File: design/flow/config.mk
export PLATFORM = sky130hd
export DESIGN_NAME = interpolation
export DESIGN_NICKNAME = interpolation
export VERILOG_FILES = /design/flow/design.v
export SDC_FILE = /design/flow/constraint.sdc
export NUM_CORES = 4
export LEC_CHECK = 0
export ABC_AREA = 1
export CAP_MARGIN = 5
export CORE_MARGIN = 2
export CORE_UTILIZATION = 72
export CTS_CLUSTER_DIAMETER = 49
export CTS_CLUSTER_SIZE = 75
export PLACE_DENSITY = 0.36
export SETUP_SLACK_MARGIN = 3.58
export SLEW_MARGIN = 20
File: design/flow/constraint.sdc
create_clock -name core_clock -period 20.0 [get_ports {clk}]
set_input_delay 4.0000 -clock core_clock [delete_from_list [all_inputs] [get_ports {clk}]]
set_output_delay 4.0000 -clock core_clock [all_outputs]
set_load 0.01 [all_outputs]
File: design/flow/design.v
module interpolation (
    input           clk,
    input           RST,
    input           START,
    input   [5:0]   H0,
    input   [5:0]   V0,
    input   [3:0]   SW,
    input   [3:0]   SH,
    output          REN,
    input   [7:0]   R_DATA,
    output  [11:0]  ADDR,
    output  [7:0]   O_DATA,
    output          O_VALID
);
reg [5:0] reg_H0, reg_H0_next;
reg [5:0] reg_V0, reg_V0_next;
reg [3:0] reg_SW, reg_SW_next;
reg [3:0] reg_SH, reg_SH_next;
reg [11:0] reg_ADDR, reg_ADDR_next;
reg        output_valid, output_valid_next;  
reg        done, done_next;  
assign ADDR = reg_ADDR;
assign REN = 1'b0;
assign O_VALID = output_valid;
reg [9:0] width_sum, width_sum_next;
reg [9:0] height_sum, height_sum_next;
wire [5:0] X_lower, X_upper, Y_lower, Y_upper;
reg [5:0] last_y_row, last_y_row_next;  
reg x_divide, y_divide, x_divide_next, y_divide_next;
assign X_lower = width_sum[9:4];
assign X_upper = x_divide_next ? width_sum[9:4] : width_sum[9:4] + 1;
assign Y_lower = height_sum[9:4];
assign Y_upper = y_divide_next ? height_sum[9:4] : height_sum[9:4] + 1;
wire [5:0] next_X_lower, next_X_upper, next_Y_lower, next_Y_upper;
assign next_X_lower = width_sum_next[9:4];
assign next_X_upper = (width_sum_next[3:0] == 0) ? width_sum_next[9:4] : width_sum_next[9:4] + 1;
assign next_Y_lower = height_sum_next[9:4];
assign next_Y_upper = (height_sum_next[3:0] == 0) ? height_sum_next[9:4] : height_sum_next[9:4] + 1;
reg [3:0] x_ratio, x_ratio_next;  
reg [3:0] y_ratio, y_ratio_next;  
wire [7:0] left_margin, right_margin;
reg [7:0] data_y_lower [0:1];
reg [7:0] data_y_lower_next [0:1];
reg [7:0] data_y_upper [0:1];
reg [7:0] data_y_upper_next [0:1];
reg [4:0] count_cycle, count_cycle_next;
reg [1:0] pre_pre_state, pre_state, state, state_next;
wire pre_pre_state_is_11, pre_pre_state_is_10, pre_pre_state_is_01, pre_pre_state_is_00;
assign pre_pre_state_is_11 = pre_pre_state[1] & pre_pre_state[1];
assign pre_pre_state_is_00 = ~pre_pre_state[1] & ~pre_pre_state[0];
wire [5:0] x_ADDR, y_ADDR;
assign x_ADDR = state[1] ? X_upper : X_lower;
assign y_ADDR = state[0] ? Y_upper : Y_lower;
    Cal_Interpolation cal_inter_left (
        .DATA_1(data_y_lower[0]),
        .DATA_2(data_y_upper[0]),
        .ratio(y_ratio),
        .Out_DATA(left_margin)
    );
    Cal_Interpolation cal_inter_right (
        .DATA_1(data_y_lower[1]),
        .DATA_2(data_y_upper[1]),
        .ratio(y_ratio),
        .Out_DATA(right_margin)
    );
    Cal_Interpolation cal_inter (
        .DATA_1(left_margin),
        .DATA_2(right_margin),
        .ratio(x_ratio),
        .Out_DATA(O_DATA)
    );
always @(*)begin
    count_cycle_next = count_cycle;
    case(state)
        2'b00: begin
            if(y_divide_next | x_divide_next) begin
                state_next = 2'b11;
            end
            else begin
                state_next = 2'b01;
            end
        end
        2'b01: begin
            state_next = 2'b10;
        end
        2'b10: begin
            state_next = 2'b11;
        end
        2'b11: begin
            count_cycle_next = (count_cycle == 5'd16) ? 0 : count_cycle + 1;
            if(X_lower == next_X_lower && Y_upper == next_Y_upper) begin
                state_next = (X_upper == next_X_upper) ? 2'b11 : 2'b01;
            end
            else if(X_upper == next_X_lower) begin
                state_next = 2'b10;
            end
            else begin
                state_next = 2'b00;
            end
        end
    endcase
end
always @(*)begin
    reg_ADDR_next[5:0] = x_ADDR + reg_H0;
    reg_ADDR_next[11:6] = y_ADDR + reg_V0;
    output_valid_next = pre_state[1] & pre_state[0];
end
always @(*)begin
    case(pre_state)
        2'b00: begin
            data_y_lower_next[0] = R_DATA;
            data_y_lower_next[1] = x_divide ? R_DATA : data_y_lower[1];
            data_y_upper_next[0] = y_divide ? R_DATA : data_y_upper[0];
            data_y_upper_next[1] = data_y_upper[1];
        end
        2'b01: begin
            data_y_upper_next[0] = R_DATA;
            data_y_lower_next[0] = data_y_lower[0];
            data_y_lower_next[1] = data_y_lower[1];
            data_y_upper_next[1] = data_y_upper[1];
        end
        2'b10: begin
            data_y_lower_next[1] = R_DATA;
            data_y_lower_next[0] = pre_pre_state_is_11 ? data_y_lower[1] : data_y_lower[0];  
            data_y_upper_next[0] = pre_pre_state_is_11 ? data_y_upper[1] : data_y_upper[0];
            data_y_upper_next[1] = data_y_upper[1];
        end
        2'b11: begin
            data_y_upper_next[1] = R_DATA;
            data_y_lower_next[1] = y_divide ? R_DATA : data_y_lower[1];
            data_y_upper_next[0] = x_divide ? R_DATA : data_y_upper[0];
            data_y_lower_next[0] = y_divide ? data_y_upper[0] :
                                    x_divide ? data_y_lower[1] : data_y_lower[0];
        end
    endcase
end
always @(*)begin
    if(START) begin
        reg_H0_next = H0;
        reg_V0_next = V0;
        reg_SW_next = SW - 1;
        reg_SH_next = SH - 1;
    end
    else begin
        reg_H0_next = reg_H0;
        reg_V0_next = reg_V0;
        reg_SW_next = reg_SW;
        reg_SH_next = reg_SH;
    end
end
always @(*)begin
    if(state == 2'b11) begin
        if(count_cycle == 5'd16) begin
            width_sum_next = 0;
            height_sum_next = height_sum + reg_SH;
        end
        else begin
            width_sum_next = width_sum + reg_SW;
            height_sum_next = height_sum;
        end
    end
    else begin
        width_sum_next = width_sum;
        height_sum_next = height_sum;
    end
    x_divide_next = (width_sum[3:0] == 0);
    y_divide_next = (height_sum[3:0] == 0);
    x_ratio_next = width_sum[3:0];
    y_ratio_next = height_sum[3:0];
    if(height_sum[9:4] == reg_V0_next) begin
        done_next = 0;
    end
    else begin
        done_next = 1;
    end
end
always @(negedge clk) begin
    reg_ADDR <= reg_ADDR_next;
    data_y_lower[0] <= data_y_lower_next[0];
    data_y_lower[1] <= data_y_lower_next[1];
    data_y_upper[0] <= data_y_upper_next[0];
    data_y_upper[1] <= data_y_upper_next[1];
    output_valid <= output_valid_next;
end
always @(posedge clk) begin
    if(RST | START) begin
        width_sum <= 0;
        height_sum <= 0;
        state <= 2'b00;
        pre_state <= 2'b00;
        pre_pre_state <= 2'b00;
        x_divide <= 0;
        y_divide <= 0;
        x_ratio <= 0;
        y_ratio <= 0;
        done <= 1;
        count_cycle <= 0;
    end
    else begin
        width_sum <= width_sum_next;
        height_sum <= height_sum_next;
        state <= state_next;
        pre_state <= state;
        pre_pre_state <= pre_state;
        x_divide <= x_divide_next;
        y_divide <= y_divide_next;
        x_ratio <= x_ratio_next;
        y_ratio <= y_ratio_next;
        done <= done_next;
        count_cycle <= count_cycle_next;
    end
    reg_H0 <= reg_H0_next;
    reg_V0 <= reg_V0_next;
    reg_SW <= reg_SW_next;
    reg_SH <= reg_SH_next;
end
endmodule
module Cal_Interpolation (
    input   [7:0]   DATA_1,
    input   [7:0]   DATA_2,
    input   [3:0]   ratio,
    output  [7:0]   Out_DATA
);
    reg [3:0] flip_ratio;
    wire [7:0] d1_3, d1_2, d1_1, d1_0, d2_3, d2_2, d2_1, d2_0;
    wire [11:0] output_inter;
    assign d1_3 = {8{flip_ratio[3]}} & DATA_1;
    assign d1_2 = {8{flip_ratio[2]}} & DATA_1;
    assign d1_1 = {8{flip_ratio[1]}} & DATA_1;
    assign d1_0 = {8{flip_ratio[0]}} & DATA_1;
    assign d2_3 = {8{ratio[3]}} & DATA_2;
    assign d2_2 = {8{ratio[2]}} & DATA_2;
    assign d2_1 = {8{ratio[1]}} & DATA_2;
    assign d2_0 = {8{ratio[0]}} & DATA_2;
    assign output_inter = {d1_3, 3'b000} + {d1_2, 2'b00} + {d1_1, 1'b0} + d1_0 
                        + {d2_3, 3'b000} + {d2_2, 2'b00} + {d2_1, 1'b0} + d2_0 ;
    assign Out_DATA = (ratio == 4'b0000) ? DATA_1 : output_inter[11:4];
    always @(*)begin
        flip_ratio = ~ratio[3:0] + 1;
    end
endmodule
File: design/flow/run.sh
#!/bin/bash
# the make line also repeats each setting of config.mk as NAME=value (left out here)
make -C /OpenROAD-flow-scripts/flow DESIGN_CONFIG=/design/flow/config.mk WORK_HOME=/design/flow/orfs CLKGATE_MAP_FILE= finish
==> load_flow_metrics.sql, run 1 <==
-- metrics for the results database
INSERT INTO impl_metrics (metric_group, metric, value, unit) VALUES
('logic_synthesis', 'synthXorXnorAreaFrac', '4.28', '%'),
('pwr', 'comb-power', '0.0878', 'mW'),
('pwr', 'seq_power_share', '44.0', '%'),
('final_timing', 'setup_slack_of_the_critical_path_after_layout', '-3260', 'ps'),
('placed_design', 'number_of_cells_in_the_design_after_placement', '1646', ''),
('hold_path', 'whs_path_depth', '2', ''),
('clock_network', 'path_clk_slew', '70', 'ps'),
('pwr', 'top_power_group', 'sequential cells', ''),
('pwr', 'power_leakage', '6.74', 'nW'),
('final_timing', 'finalHoldViolations', '0', ''),
('hold_path', 'min-delay-start', 'count_cycle[1]', ''),
('setup_path', 'regToRegEndpoint', 'reg_ADDR[11]', ''),
('clock_network', 'clock_tree_from_tritoncts', 'built', ''),
('setup_path', 'worst_setup_path_end_kind', 'output port', ''),
('route', 'drt_pass1_iterations', '8', ''),
('setup_path', 'reg2regPathDepth', '13', ''),
('setup_path', 'critical_path_peak_fanout', '2', ''),
('clock_network', 'clock_tree.htree_level_count', '3', ''),
('final_timing', 'timing.setup.tns', '-21990', 'ps'),
('floorplan', 'dieArea', '16100', 'sq um'),
('logic_synthesis', 'ys_dominant_reg_cell', 'sky130_fd_sc_hd__dfxtp_1', ''),
('logic_synthesis', 'synth_chip_area', '10800', 'sq um'),
('cells_and_area', 'comb_area', '7230', 'sq um'),
('logic_synthesis', 'share_of_flip_flops_with_an_asynchronous_set_or_reset', '0', '%'),
('route', 'detail_route.wl_per_cell', '19.0', 'um'),
('placed_design', 'placement.io_buffers', '51', ''),
('outcome', 'outcome', 'complete, but fails checks', ''),
('clock_network', 'clk_latency', '460', 'ps'),
('logic_synthesis', 'yosys-top-cells-count', 'sky130_fd_sc_hd__inv_1 (306), sky130_fd_sc_hd__nand2_1 (286), sky130_fd_sc_hd__nor2_1 (143)', ''),
('floorplan', 'die_y', '127', 'um'),
('logic_synthesis', 'ys_top_logic_family', 'adder cells', ''),
('placed_design', 'dp_worst_setup_slack', '-2420', 'ps'),
('clock_network', 'post_cts_hold_buffer_count', '0', ''),
('logic_synthesis', 'topCellsByArea', 'sky130_fd_sc_hd__fa_1 (25%), sky130_fd_sc_hd__edfxtp_1 (14%), sky130_fd_sc_hd__inv_1 (11%)', ''),
('pwr', 'ir_drop', '0.0000475', 'V'),
('logic_synthesis', 'cells_in_synth_stat_txt', '1367', ''),
('route', 'dr_total_vias', '10400', ''),
('cells_and_area', 'final_cell_area', '13000', 'sq um'),
('outcome', 'checkFailReasons', 'setup timing', ''),
('floorplan', 'core_area', '14600', 'sq um'),
('pwr', 'combPwrFrac', '15.5', '%'),
('floorplan', 'pin_count', '53', ''),
('final_timing', 'largest_clock_skew_in_the_final_design', '92.0', 'ps'),
('final_timing', 'setup_violations', '8', ''),
('clock_network', 'cts_sinks', '105', ''),
('final_timing', 'worst-slew-pin-transition', '986', 'ps'),
('setup_path', 'worst_setup_path_endpoint', 'O_DATA[7]', ''),
('logic_synthesis', 'netlist.top_cell.by_instances', 'sky130_fd_sc_hd__inv_1', ''),
('pwr', 'switching_power', '0.184', 'mW'),
('setup_path', 'worstSetupPathDepth', '41', ''),
('logic_synthesis', 'syn_inst', '1367', ''),
('logic_synthesis', 'postSynthSeqShare', '24.2', '%'),
('pwr', 'netSwitchingFraction', '32.6', '%'),
('grt', 'global_route_wire_length_before_repair', '49200', 'um'),
('placed_design', 'postPlaceCellArea', '12100', 'sq um'),
('route', 'via_per_inst', '5.96', ''),
('clock_network', 'clk_path_buf_depth', '2', ''),
('setup_path', 'critPathMostFrequentCell', 'sky130_fd_sc_hd__fa_1', ''),
('final_timing', 'rsz0062_at_grt', 'true', ''),
('run', 'drv.max_cap_violation_count', '0', ''),
('setup_path', 'crit_path_start', 'data_y_upper[1][2]', ''),
('grt', 'first_global_vias', '10500', ''),
('logic_synthesis', 'synth_flop_count', '105', ''),
('logic_synthesis', 'ys_sh_simple', '21.5', '%'),
('setup_path', 'setup.reg_to_reg.worst_slack', '6910', 'ps'),
('cells_and_area', 'seq_area', '2620', 'sq um'),
('final_timing', 'worst_slew_margin_rel', '34.2', '%'),
('setup_path', 'wp_data_arrival', '19260', 'ps'),
('logic_synthesis', 'ys_sh_aoi', '5.44', '%'),
('placed_design', 'gp_routability_congestion', '0.910', ''),
('logic_synthesis', 'syn_area_per_cell', '7.94', 'sq um');
==> layer usage <==
layer	share of wire (%)	vias up	GRT usage (%)
li1	-	4515	-
met3	11	293	9.53
met2	47	808	67.0
met1	33	4734	45.5
met5	0.15	-	0
met4	8.8	2	20.4
==> per-stage QoR <==
step	utilization, %	hold WS (ps)	total power [mW]
floorplan	-	447	0.302
global placement	82.7	479	0.341
detailed placement	82.7	487	0.344
CTS	88.3	498	0.552
global route	89.1	530	0.584
finish	89.1	497	0.566
==> layout make-up <==
class / count / share of cell area, %
multi-input combinational: 916 / 55.4
clock inverter: 52 / 1.90
antenna: 1 / 0.0192
timing repair buffer: 154 / 9.92
sequential: 105 / 20.1
clock buffer: 9 / 1.73
inverter: 315 / 9.14
tap: 184 / 1.76
==> repair_timing <==
item / 4_1_cts / 5_1_grt
setup endpoints to repair: 8 / 8
setup buffers: 24 / 5
resized: 90 / 31
pin swaps: 80 / 36
==> run 2: changes to the inputs <==
Settings changed: ABC_AREA 1 to 0, CAP_MARGIN 5 to 20, CORE_ASPECT_RATIO set to 0.5, CORE_UTILIZATION 72 to 34, CTS_CLUSTER_DIAMETER 49 to 396, CTS_CLUSTER_SIZE 75 to 99, PLACE_DENSITY 0.36 to unset, PLACE_DENSITY_LB_ADDON set to 0.0, SETUP_SLACK_MARGIN 3.58 to 2.88, TNS_END_PERCENT set to 5.
Clock period 20.0 ns to 32.0 ns, I/O delays scaled along.
==> run 2 against run 1 <==
The run now finishes clean. Combinational power decreased by 56%. Critical path type unchanged. Clock-buffer cell count is the same. Die area increased by 100%. Highest routed layer is now met4. Largest power group unchanged. Area after synthesis down 2.4%. Critical endpoint unchanged. Worst hold slack better by 15 ps.
==> load_flow_metrics.sql, run 2 <==
-- metrics for the results database
INSERT INTO impl_metrics (metric_group, metric, value, unit) VALUES
('setup_path', 'wp_data_arrival', '24330', 'ps'),
('grt', 'grt_util_all_layers', '17.9', '%'),
('clock_network', 'clock_tree_from_tritoncts', 'built', ''),
('cells_and_area', 'finish.utilization', '41.2', '%'),
('route', 'drt_first_iter_violations', '375', ''),
('logic_synthesis', 'netlist.top_cell.by_instances', 'sky130_fd_sc_hd__inv_1', ''),
('grt', 'grt_antenna_before_repair', '1', ''),
('logic_synthesis', 'yosys-top-cells-count', 'sky130_fd_sc_hd__inv_1 (162), sky130_fd_sc_hd__fa_1 (133), sky130_fd_sc_hd__nor2_1 (108)', ''),
('final_timing', 'timing.hold.ws', '512', 'ps'),
('hold_path', 'hold_class', 'flip-flop to flip-flop', ''),
('final_timing', 'worst-slew-pin-transition', '1110', 'ps'),
('grt', 'global_route_wire_length_before_repair', '45200', 'um'),
('cells_and_area', 'final_cell_area', '12500', 'sq um'),
('grt', 'grt_start_max_net_pins', '33', ''),
('final_timing', 'timing.setup.tns', '0', 'ps'),
('clock_network', 'root_buffer', 'sky130_fd_sc_hd__clkbuf_16', ''),
('placed_design', 'placement.io_buffers', '51', ''),
('setup_path', 'timing.critical_path.max_delay_family', 'adder cells', ''),
('run', 'log.warning_count', '75', ''),
('run', 'drv.max_cap_violation_count', '0', ''),
('grt', 'overflow', '0', ''),
('setup_path', 'critical_path_peak_fanout', '5', ''),
('clock_network', 'cts_sinks', '105', ''),
('setup_path', 'critical_path.reg2reg.startpoint', 'width_sum[1]', ''),
('logic_synthesis', 'topCellsByArea', 'sky130_fd_sc_hd__fa_1 (25%), sky130_fd_sc_hd__edfxtp_1 (15%), sky130_fd_sc_hd__dfxtp_1 (10%)', ''),
('setup_path', 'reg2regPathDepth', '9', ''),
('pwr', 'powerClk', '0.141', 'mW'),
('route', 'via_per_inst', '4.78', ''),
('clock_network', 'clk_latency', '440', 'ps'),
('route', 'dr_total_vias', '7994', ''),
('pwr', 'switching_power', '0.103', 'mW'),
('cells_and_area', 'final.fill_count', '3096', ''),
('logic_synthesis', 'share_of_flip_flops_with_an_asynchronous_set_or_reset', '0', '%'),
('route', 'route.detailed.drc', '0', ''),
('final_timing', 'worst_slew_margin_rel', '25.8', '%'),
('pwr', 'cellInternalPower', '0.232', 'mW'),
('cells_and_area', 'final_cell_count_no_fill', '1671', ''),
('setup_path', 'worst_setup_path_endpoint', 'O_DATA[7]', ''),
('route', 'wirelength', '27400', 'um'),
('logic_synthesis', 'edff_count_synth', '52', ''),
('clock_network', 'cts_inserted_buffers', '9', ''),
('final_timing', 'setup_slack_of_the_critical_path_after_layout', '1270', 'ps'),
('clock_network', 'post_cts_hold_buffer_count', '0', ''),
('logic_synthesis', 'synth_area', '10600', 'sq um'),
('final_timing', 'final-max-slew-violation-count', '0', ''),
('grt', 'first_global_vias', '8558', ''),
('pwr', 'power_density', '26.8', 'nW/um^2'),
('logic_synthesis', 'cells_in_synth_stat_txt', '1133', ''),
('setup_path', 'regToRegEndpoint', 'reg_ADDR[5]', ''),
('clock_network', 'clock_tree.htree_level_count', '3', ''),
('hold_path', 'min-delay-start', 'count_cycle[1]', ''),
('cells_and_area', 'fin_nets', '1468', ''),
('final_timing', 'rsz0062_at_grt', 'true', ''),
('floorplan', 'dieArea', '32700', 'sq um'),
('floorplan', 'fp_util', '34.8', '%'),
('route', 'detail-route-antenna-nets', '0', ''),
('logic_synthesis', 'synth.top_cell.area_share', '25.1', '%'),
('logic_synthesis', 'synth_adder_area_share', '32.3', '%'),
('placed_design', 'number_of_cells_in_the_design_after_placement', '1574', ''),
('pwr', 'top_power_group', 'sequential cells', ''),
('pwr', 'netSwitchingFraction', '30.8', '%'),
('pwr', 'combPwrFrac', '11.4', '%'),
('logic_synthesis', 'ys_top_logic_family', 'adder cells', ''),
('hold_path', 'worstHoldEndpoint', 'count_cycle[1]', ''),
('hold_path', 'whs_path_depth', '2', ''),
('setup_path', 'worstSetupPathDepth', '33', ''),
('route', 'antenna_cells_inserted', '0', ''),
('setup_path', 'setup.reg_to_reg.worst_slack', '12910', 'ps'),
('floorplan', 'row_count', '45', ''),
('outcome', 'outcome', 'timing/DRC/antenna clean', ''),
('logic_synthesis', 'synth.yosys.warnings', '10', ''),
('setup_path', 'critPathLaunchType', 'flip-flop', ''),
('pwr', 'ir_drop', '0.0000241', 'V'),
('floorplan', 'core_area', '30500', 'sq um'),
('pwr', 'power_leakage', '5.65', 'nW'),
('pwr', 'seq_power_share', '46.6', '%'),
('pwr', 'post-layout-total-power', '0.336', 'mW'),
('floorplan', 'die_y', '129', 'um'),
('logic_synthesis', 'synthXorXnorAreaFrac', '6.45', '%'),
('setup_path', 'timing.critical_path.slowest_cell_delay', '550', 'ps'),
('route', 'drt_pass1_iterations', '4', ''),
('logic_synthesis', 'ys_dominant_reg_cell', 'sky130_fd_sc_hd__dfxtp_1', ''),
('pwr', 'powerSeq', '0.157', 'mW'),
('setup_path', 'crit_path_start', 'data_y_upper[0][4]', ''),
('logic_synthesis', 'syn_area_per_cell', '9.35', 'sq um'),
('logic_synthesis', 'synth_chip_area', '10600', 'sq um'),
('clock_network', 'path_clk_slew', '80', 'ps'),
('floorplan', 'pin_count', '53', ''),
('setup_path', 'critPathMostFrequentCell', 'sky130_fd_sc_hd__fa_1', ''),
('logic_synthesis', 'syn_inst', '1133', ''),
('route', 'detail_route.wl_per_cell', '16.4', 'um'),
('logic_synthesis', 'ys_sh_simple', '17.7', '%'),
('logic_synthesis', 'ys_sh_aoi', '8.45', '%'),
('logic_synthesis', 'postSynthSeqShare', '24.8', '%'),
('floorplan', 'die_width', '254', 'um'),
('setup_path', 'cp.required', '25600', 'ps'),
('pwr', 'comb-power', '0.0384', 'mW'),
('logic_synthesis', 'top_area_cell', 'sky130_fd_sc_hd__fa_1', ''),
('logic_synthesis', 'mux_share', '2.78', '%'),
('placed_design', 'gp_routability_congestion', '0.808', ''),
('final_timing', 'largest_clock_skew_in_the_final_design', '79.3', 'ps'),
('clock_network', 'clk_path_buf_depth', '2', ''),
('placed_design', 'postPlaceCellArea', '11700', 'sq um'),
('final_timing', 'setup_violations', '0', ''),
('setup_path', 'critPathKind', 'flip-flop to output port', ''),
('logic_synthesis', 'synth_flop_count', '105', ''),
('setup_path', 'crit_slowest_cell', 'sky130_fd_sc_hd__fa_1', ''),
('cells_and_area', 'syn2layout_area_growth', '18.4', '%'),
('setup_path', 'worstPathBufferInverterCount', '7', ''),
('placed_design', 'dp_worst_setup_slack', '927', 'ps'),
('final_timing', 'finalHoldViolations', '0', ''),
('placed_design', 'place_hpwl', '20800', 'um'),
('logic_synthesis', 'synth.net_count', '1358', ''),
('pwr', 'share_clk_of_total_power', '41.9', '%'),
('logic_synthesis', 'synth_cell_types', '62', ''),
('setup_path', 'worst_setup_path_end_kind', 'output port', '');
run 2: final cells by class:
type                            instances  area (sq um)  share of cell area [%]
Clock inverter                         52           260                    2.08
Sequential cell                       105          2620                    20.9
Multi-Input combinational cell        822          7440                    59.3
Timing Repair Buffer                   98           855                    6.81
Tap cell                              423           529                    4.22
Clock buffer                            9           225                    1.80
Inverter                              162           608                    4.85
run 2: repair_timing:
| action | CTS | global route |
|---|---|---|
| setup buffers | 32 | 4 |
| gates resized | 32 | 9 |
| gates cloned | 0 | 0 |
| setup endpoints to repair | 8 | 8 |
| pin swaps | 44 | 21 |
| hold endpoints to repair | 0 | 0 |
run 2: layer usage:
metal,track usage (%),wire length [um],share of wire (%)
met5,0,0,0
met4,3.45,170,0.62
met3,2.87,786,2.9
met2,29.5,12800,47
met1,25.1,13600,50
==> run 3: changes to the inputs <==
Settings changed: ABC_AREA 0 to unset, CELL_PAD_IN_SITES_GLOBAL_PLACEMENT set to 2, CORE_ASPECT_RATIO 0.5 to unset, CORE_MARGIN 2 to 6, CORE_UTILIZATION 34 to 42, CTS_CLUSTER_DIAMETER 396 to unset, CTS_CLUSTER_SIZE 99 to unset, GPL_ROUTABILITY_DRIVEN set to 0, MAX_ROUTING_LAYER set to met4, MIN_ROUTING_LAYER set to met1, PLACE_DENSITY_LB_ADDON 0.0 to 0.19, SETUP_SLACK_MARGIN 2.88 to 1.82, SLEW_MARGIN 20 to 35, TNS_END_PERCENT 5 to unset.
Clock period 32.0 ns to 54.4 ns, I/O delays scaled along.
==> run 3 against run 2 <==
Final area decreased by 5.1%. Worst hold slack got worse by 15 ps. Wire length decreased by 16%. Sequential cell count unchanged. Sequential power decreased by 41%. First-iteration DRC count decreased by 23%. Global-route usage decreased by 0.61 points. Largest cell class unchanged.
==> load_flow_metrics.sql, run 3 <==
-- metrics for the results database
INSERT INTO impl_metrics (metric_group, metric, value, unit) VALUES
('outcome', 'outcome', 'timing/DRC/antenna clean', ''),
('logic_synthesis', 'synth_flop_count', '105', ''),
('logic_synthesis', 'ys_dominant_reg_cell', 'sky130_fd_sc_hd__dfxtp_1', ''),
('clock_network', 'clk_latency', '430', 'ps'),
('setup_path', 'worst_setup_path_end_kind', 'output port', ''),
('hold_path', 'worstHoldEndpoint', 'count_cycle[1]', ''),
('cells_and_area', 'final.fill_count', '2405', ''),
('hold_path', 'whs_path_depth', '2', ''),
('final_timing', 'worst_slew_margin_rel', '41.0', '%'),
('setup_path', 'worst_setup_path_endpoint', 'O_DATA[7]', ''),
('grt', 'first_global_vias', '8050', ''),
('logic_synthesis', 'synthXorXnorAreaFrac', '6.45', '%'),
('final_timing', 'worst-slew-pin-transition', '883', 'ps'),
('pwr', 'ir_drop', '0.0000125', 'V'),
('final_timing', 'setup_violations', '0', ''),
('pwr', 'netSwitchingFraction', '29.7', '%'),
('clock_network', 'post_cts_hold_buffer_count', '0', ''),
('route', 'drt_pass1_iterations', '5', ''),
('placed_design', 'place_hpwl', '18400', 'um'),
('route', 'dr_total_vias', '7597', ''),
('floorplan', 'fp_util', '43.2', '%'),
('setup_path', 'wp_data_arrival', '36670', 'ps'),
('floorplan', 'dieArea', '29200', 'sq um'),
('setup_path', 'reg2regPathDepth', '9', ''),
('setup_path', 'worstSetupPathDepth', '34', ''),
('cells_and_area', 'final_cell_area', '11900', 'sq um'),
('logic_synthesis', 'yosys-top-cells-count', 'sky130_fd_sc_hd__inv_1 (162), sky130_fd_sc_hd__fa_1 (133), sky130_fd_sc_hd__nor2_1 (108)', ''),
('route', 'route.detailed.drc', '0', ''),
('logic_synthesis', 'netlist.top_cell.by_instances', 'sky130_fd_sc_hd__inv_1', ''),
('floorplan', 'die_width', '171', 'um'),
('clock_network', 'clk_path_buf_depth', '2', ''),
('logic_synthesis', 'top_area_cell', 'sky130_fd_sc_hd__fa_1', ''),
('logic_synthesis', 'synth_chip_area', '10600', 'sq um'),
('placed_design', 'dp_worst_setup_slack', '7180', 'ps'),
('logic_synthesis', 'topCellsByArea', 'sky130_fd_sc_hd__fa_1 (25%), sky130_fd_sc_hd__edfxtp_1 (15%), sky130_fd_sc_hd__dfxtp_1 (10%)', ''),
('grt', 'grt_util_all_layers', '17.3', '%'),
('final_timing', 'final-max-slew-violation-count', '0', ''),
('cells_and_area', 'fin_nets', '1426', ''),
('setup_path', 'crit_slowest_cell', 'sky130_fd_sc_hd__fa_1', ''),
('floorplan', 'row_count', '57', ''),
('floorplan', 'die_y', '171', 'um'),
('run', 'log.warning_count', '72', ''),
('pwr', 'powerClk', '0.0842', 'mW'),
('pwr', 'power_density', '16.4', 'nW/um^2'),
('setup_path', 'critical_path.reg2reg.startpoint', 'width_sum[1]', ''),
('route', 'wirelength', '23000', 'um'),
('logic_synthesis', 'synth_area', '10600', 'sq um'),
('run', 'drv.max_cap_violation_count', '0', ''),
('placed_design', 'placement.io_buffers', '51', ''),
('cells_and_area', 'syn2layout_area_growth', '12.3', '%'),
('logic_synthesis', 'ys_sh_aoi', '8.45', '%'),
('logic_synthesis', 'share_of_flip_flops_with_an_asynchronous_set_or_reset', '0', '%'),
('pwr', 'combPwrFrac', '10.0', '%'),
('setup_path', 'critical_path_peak_fanout', '5', ''),
('grt', 'global_route_wire_length_before_repair', '39700', 'um'),
('setup_path', 'cp.required', '43520', 'ps'),
('clock_network', 'path_clk_slew', '80', 'ps'),
('grt', 'grt_antenna_before_repair', '0', ''),
('logic_synthesis', 'synth.top_cell.area_share', '25.1', '%'),
('setup_path', 'critPathKind', 'flip-flop to output port', ''),
('clock_network', 'root_buffer', 'sky130_fd_sc_hd__clkbuf_16', ''),
('pwr', 'seq_power_share', '47.0', '%'),
('logic_synthesis', 'mux_share', '2.78', '%'),
('logic_synthesis', 'edff_count_synth', '52', ''),
('route', 'detail_route.wl_per_cell', '15.0', 'um'),
('logic_synthesis', 'synth_adder_area_share', '32.3', '%'),
('setup_path', 'crit_path_start', 'data_y_upper[1][4]', ''),
('logic_synthesis', 'syn_area_per_cell', '9.35', 'sq um'),
('logic_synthesis', 'synth.yosys.warnings', '10', ''),
('setup_path', 'worstPathBufferInverterCount', '5', ''),
('final_timing', 'finalHoldViolations', '0', ''),
('clock_network', 'cts_sinks', '105', ''),
('pwr', 'switching_power', '0.0582', 'mW'),
('route', 'via_per_inst', '4.97', ''),
('setup_path', 'regToRegEndpoint', 'reg_ADDR[5]', ''),
('clock_network', 'clock_tree.htree_level_count', '3', ''),
('final_timing', 'largest_clock_skew_in_the_final_design', '76.1', 'ps'),
('logic_synthesis', 'cells_in_synth_stat_txt', '1133', ''),
('pwr', 'cellInternalPower', '0.138', 'mW'),
('final_timing', 'rsz0062_at_grt', 'false', ''),
('clock_network', 'post_cts_resize_count', '0', ''),
('logic_synthesis', 'synth_cell_types', '62', ''),
('logic_synthesis', 'postSynthSeqShare', '24.8', '%'),
('grt', 'overflow', '0', ''),
('cells_and_area', 'seq_area', '2630', 'sq um'),
('pwr', 'power_leakage', '5.42', 'nW'),
('setup_path', 'critPathMostFrequentCell', 'sky130_fd_sc_hd__fa_1', ''),
('placed_design', 'postPlaceCellArea', '11400', 'sq um'),
('pwr', 'share_clk_of_total_power', '43.0', '%'),
('route', 'detail-route-antenna-nets', '0', ''),
('floorplan', 'core_area', '24500', 'sq um'),
('route', 'drt_first_iter_violations', '289', ''),
('cells_and_area', 'comb_area', '7220', 'sq um'),
('pwr', 'post-layout-total-power', '0.196', 'mW'),
('setup_path', 'timing.critical_path.slowest_cell_delay', '550', 'ps'),
('grt', 'grt_start_max_net_pins', '33', ''),
('logic_synthesis', 'synth.net_count', '1358', ''),
('clock_network', 'clock_tree_from_tritoncts', 'built', ''),
('setup_path', 'timing.critical_path.max_delay_family', 'adder cells', ''),
('setup_path', 'critPathLaunchType', 'flip-flop', ''),
('final_timing', 'setup_slack_of_the_critical_path_after_layout', '6850', 'ps'),
('pwr', 'top_power_group', 'sequential cells', ''),
('clock_network', 'cts_setup_buffers', '0', ''),
('logic_synthesis', 'syn_inst', '1133', ''),
('final_timing', 'timing.setup.tns', '0', 'ps'),
('floorplan', 'pin_count', '53', ''),
('logic_synthesis', 'ys_top_logic_family', 'adder cells', ''),
('pwr', 'comb-power', '0.0196', 'mW'),
('route', 'antenna_cells_inserted', '0', ''),
('logic_synthesis', 'ys_sh_simple', '17.7', '%'),
('cells_and_area', 'finish.utilization', '48.5', '%'),
('pwr', 'powerSeq', '0.0919', 'mW'),
('hold_path', 'hold_class', 'flip-flop to flip-flop', ''),
('hold_path', 'min-delay-start', 'count_cycle[1]', ''),
('clock_network', 'cts_inserted_buffers', '9', ''),
('setup_path', 'setup.reg_to_reg.worst_slack', '24080', 'ps');
==> run 3: cell type report <==
class | count | share of cell area, %
Clock buffer | 10 | 2.10
Tap cell | 324 | 3.41
Multi-Input combinational cell | 822 | 60.7
Clock inverter | 51 | 2.07
Sequential cell | 105 | 22.1
Timing Repair Buffer | 56 | 4.58
Inverter | 162 | 5.11
==> run 3: metal layers <==
layer | track usage (%) | share of wire (%) | vias up
li1 | - | - | 3771
met1 | 21.1 | 45 | 3709
met2 | 30.2 | 51 | 97
met3 | 2.49 | 2.6 | 20
met4 | 4.43 | 1.2 | 0
met5 | - | 0 | -
==> run 3: through the flow <==
stage | instances | hold slack, ps
after floorplan | 1133 | 456
after global placement | 1469 | 484
after detailed placement | 1469 | 489
after CTS | 1529 | 501
after global routing | 1530 | 527
final | 1530 | 496
==> run 4: changes to the inputs <==
Settings changed: CELL_PAD_IN_SITES_GLOBAL_PLACEMENT 2 to unset, CORE_MARGIN 6 to 2, CORE_UTILIZATION 42 to 59, GPL_ROUTABILITY_DRIVEN 0 to unset, MAX_ROUTING_LAYER met4 to unset, MIN_ROUTING_LAYER met1 to unset, PLACE_DENSITY_LB_ADDON 0.19 to unset, SETUP_SLACK_MARGIN 1.82 to 5.0, SLEW_MARGIN 35 to 20.
Clock period 54.4 ns to 17.9 ns, I/O delays scaled along.
==> run 4 against run 3 <==
The layout now fails its checks (setup timing). Sequential cell count stayed put. Sequential share of layout area is 1.3 points lower. Global-route usage is 8.7 points higher. Total power went up to 3.0 times the previous value. Setup slack worse by 9700 ps. Die area is 35% lower.
==> load_flow_metrics.sql, run 4 <==
-- metrics for the results database
INSERT INTO impl_metrics (metric_group, metric, value, unit) VALUES
('setup_path', 'reg2regPathDepth', '9', ''),
('placed_design', 'number_of_cells_in_the_design_after_placement', '1443', ''),
('logic_synthesis', 'yosys-top-cells-count', 'sky130_fd_sc_hd__inv_1 (162), sky130_fd_sc_hd__fa_1 (133), sky130_fd_sc_hd__nor2_1 (108)', ''),
('setup_path', 'critical_path_peak_fanout', '3', ''),
('hold_path', 'min-delay-start', 'count_cycle[1]', ''),
('floorplan', 'pin_count', '53', ''),
('cells_and_area', 'final_cell_area', '12700', 'sq um'),
('pwr', 'powerSeq', '0.277', 'mW'),
('route', 'route.detailed.drc', '0', ''),
('setup_path', 'timing.critical_path.slowest_cell_delay', '540', 'ps'),
('pwr', 'share_clk_of_total_power', '41.0', '%'),
('setup_path', 'regToRegEndpoint', 'reg_ADDR[5]', ''),
('final_timing', 'largest_clock_skew_in_the_final_design', '73.9', 'ps'),
('floorplan', 'die_y', '138', 'um'),
('placed_design', 'postPlaceCellArea', '12000', 'sq um'),
('logic_synthesis', 'synth_area', '10600', 'sq um'),
('final_timing', 'worst_slew_margin_rel', '26.3', '%'),
('setup_path', 'worstPathBufferInverterCount', '9', ''),
('floorplan', 'die_width', '138', 'um'),
('pwr', 'cellInternalPower', '0.419', 'mW'),
('floorplan', 'dieArea', '19000', 'sq um'),
('route', 'drt_pass1_iterations', '5', ''),
('route', 'detail-route-antenna-nets', '0', ''),
('clock_network', 'clk_path_buf_depth', '2', ''),
('pwr', 'powerClk', '0.245', 'mW'),
('grt', 'grt_start_max_net_pins', '33', ''),
('route', 'dr_total_vias', '8061', ''),
('route', 'detail_route.wl_per_cell', '14.9', 'um'),
('placed_design', 'gp_routability_congestion', '0.902', ''),
('logic_synthesis', 'synth_chip_area', '10600', 'sq um'),
('setup_path', 'setup.reg_to_reg.worst_slack', '5930', 'ps'),
('setup_path', 'critPathKind', 'flip-flop to output port', ''),
('logic_synthesis', 'syn_inst', '1133', ''),
('logic_synthesis', 'netlist.top_cell.by_instances', 'sky130_fd_sc_hd__inv_1', ''),
('pwr', 'combPwrFrac', '12.7', '%'),
('floorplan', 'row_count', '48', ''),
('cells_and_area', 'fin_nets', '1515', ''),
('logic_synthesis', 'topCellsByArea', 'sky130_fd_sc_hd__fa_1 (25%), sky130_fd_sc_hd__edfxtp_1 (15%), sky130_fd_sc_hd__dfxtp_1 (10%)', ''),
('outcome', 'checkFailReasons', 'setup timing', ''),
('logic_synthesis', 'share_of_flip_flops_with_an_asynchronous_set_or_reset', '0', '%'),
('setup_path', 'critPathMostFrequentCell', 'sky130_fd_sc_hd__fa_1', ''),
('logic_synthesis', 'synth_flop_count', '105', ''),
('pwr', 'top_power_group', 'sequential cells', ''),
('route', 'drt_first_iter_violations', '422', ''),
('setup_path', 'critPathLaunchType', 'flip-flop', ''),
('clock_network', 'path_clk_slew', '80', 'ps'),
('setup_path', 'crit_slowest_cell', 'sky130_fd_sc_hd__fa_1', ''),
('pwr', 'post-layout-total-power', '0.597', 'mW'),
('cells_and_area', 'final_cell_count_no_fill', '1520', ''),
('pwr', 'power_leakage', '5.90', 'nW'),
('final_timing', 'worst-slew-pin-transition', '1100', 'ps'),
('clock_network', 'clk_latency', '430', 'ps'),
('placed_design', 'place_hpwl', '17600', 'um'),
('floorplan', 'fp_util', '60.8', '%'),
('final_timing', 'setup_violations', '8', ''),
('logic_synthesis', 'postSynthSeqShare', '24.8', '%'),
('grt', 'grt_antenna_before_repair', '0', ''),
('logic_synthesis', 'synth_adder_area_share', '32.3', '%'),
('setup_path', 'timing.critical_path.max_delay_family', 'adder cells', ''),
('logic_synthesis', 'ys_top_logic_family', 'adder cells', ''),
('cells_and_area', 'final.fill_count', '1416', ''),
('logic_synthesis', 'synth.yosys.warnings', '10', ''),
('setup_path', 'worst_setup_path_end_kind', 'output port', ''),
('setup_path', 'crit_path_start', 'data_y_upper[1][5]', ''),
('final_timing', 'finalHoldViolations', '0', ''),
('final_timing', 'setup_slack_of_the_critical_path_after_layout', '-2810', 'ps'),
('grt', 'grt_util_all_layers', '26.0', '%'),
('outcome', 'outcome', 'complete, but fails checks', ''),
('route', 'antenna_cells_inserted', '0', ''),
('setup_path', 'worst_setup_path_endpoint', 'O_DATA[7]', ''),
('logic_synthesis', 'cells_in_synth_stat_txt', '1133', '');
## run 4: through the flow
| stage | setup TNS, ps | worst slack (ps) |
|---|---|---|
| after CTS | -20110 | -2830 |
| after floorplan | -13490 | -2060 |
| after global placement | -19410 | -2760 |
| after detailed placement | -20030 | -2840 |
| after global routing | -22490 | -3210 |
| final | -19540 | -2810 |
## run 4: layer usage
metal | vias up | routed length [um] | track usage (%)
met5 | - | 0 | 0
met4 | 0 | 461 | 8.50
met3 | 36 | 969 | 4.31
met2 | 197 | 11400 | 45.2
met1 | 3875 | 9800 | 33.0
li1 | 3953 | - | -
## run 4: layout make-up
| type | count | share of cell area, % |
|---|---|---|
| clock buffers | 9 | 1.77 |
| multi-input cells | 822 | 59.3 |
| flip-flops and latches | 105 | 20.7 |
| clock inverters | 52 | 2.01 |
| inverters | 162 | 4.79 |
| repair buffers | 145 | 9.19 |
| well taps | 225 | 2.22 |
## run 4: repair_timing
action	in CTS	in global routing
resized	144	31
hold endpoints to repair	0	0
setup endpoints to repair	51	21
pin swaps	29	34
buffers inserted	7	10
Power and IR drop assume default switching activity.
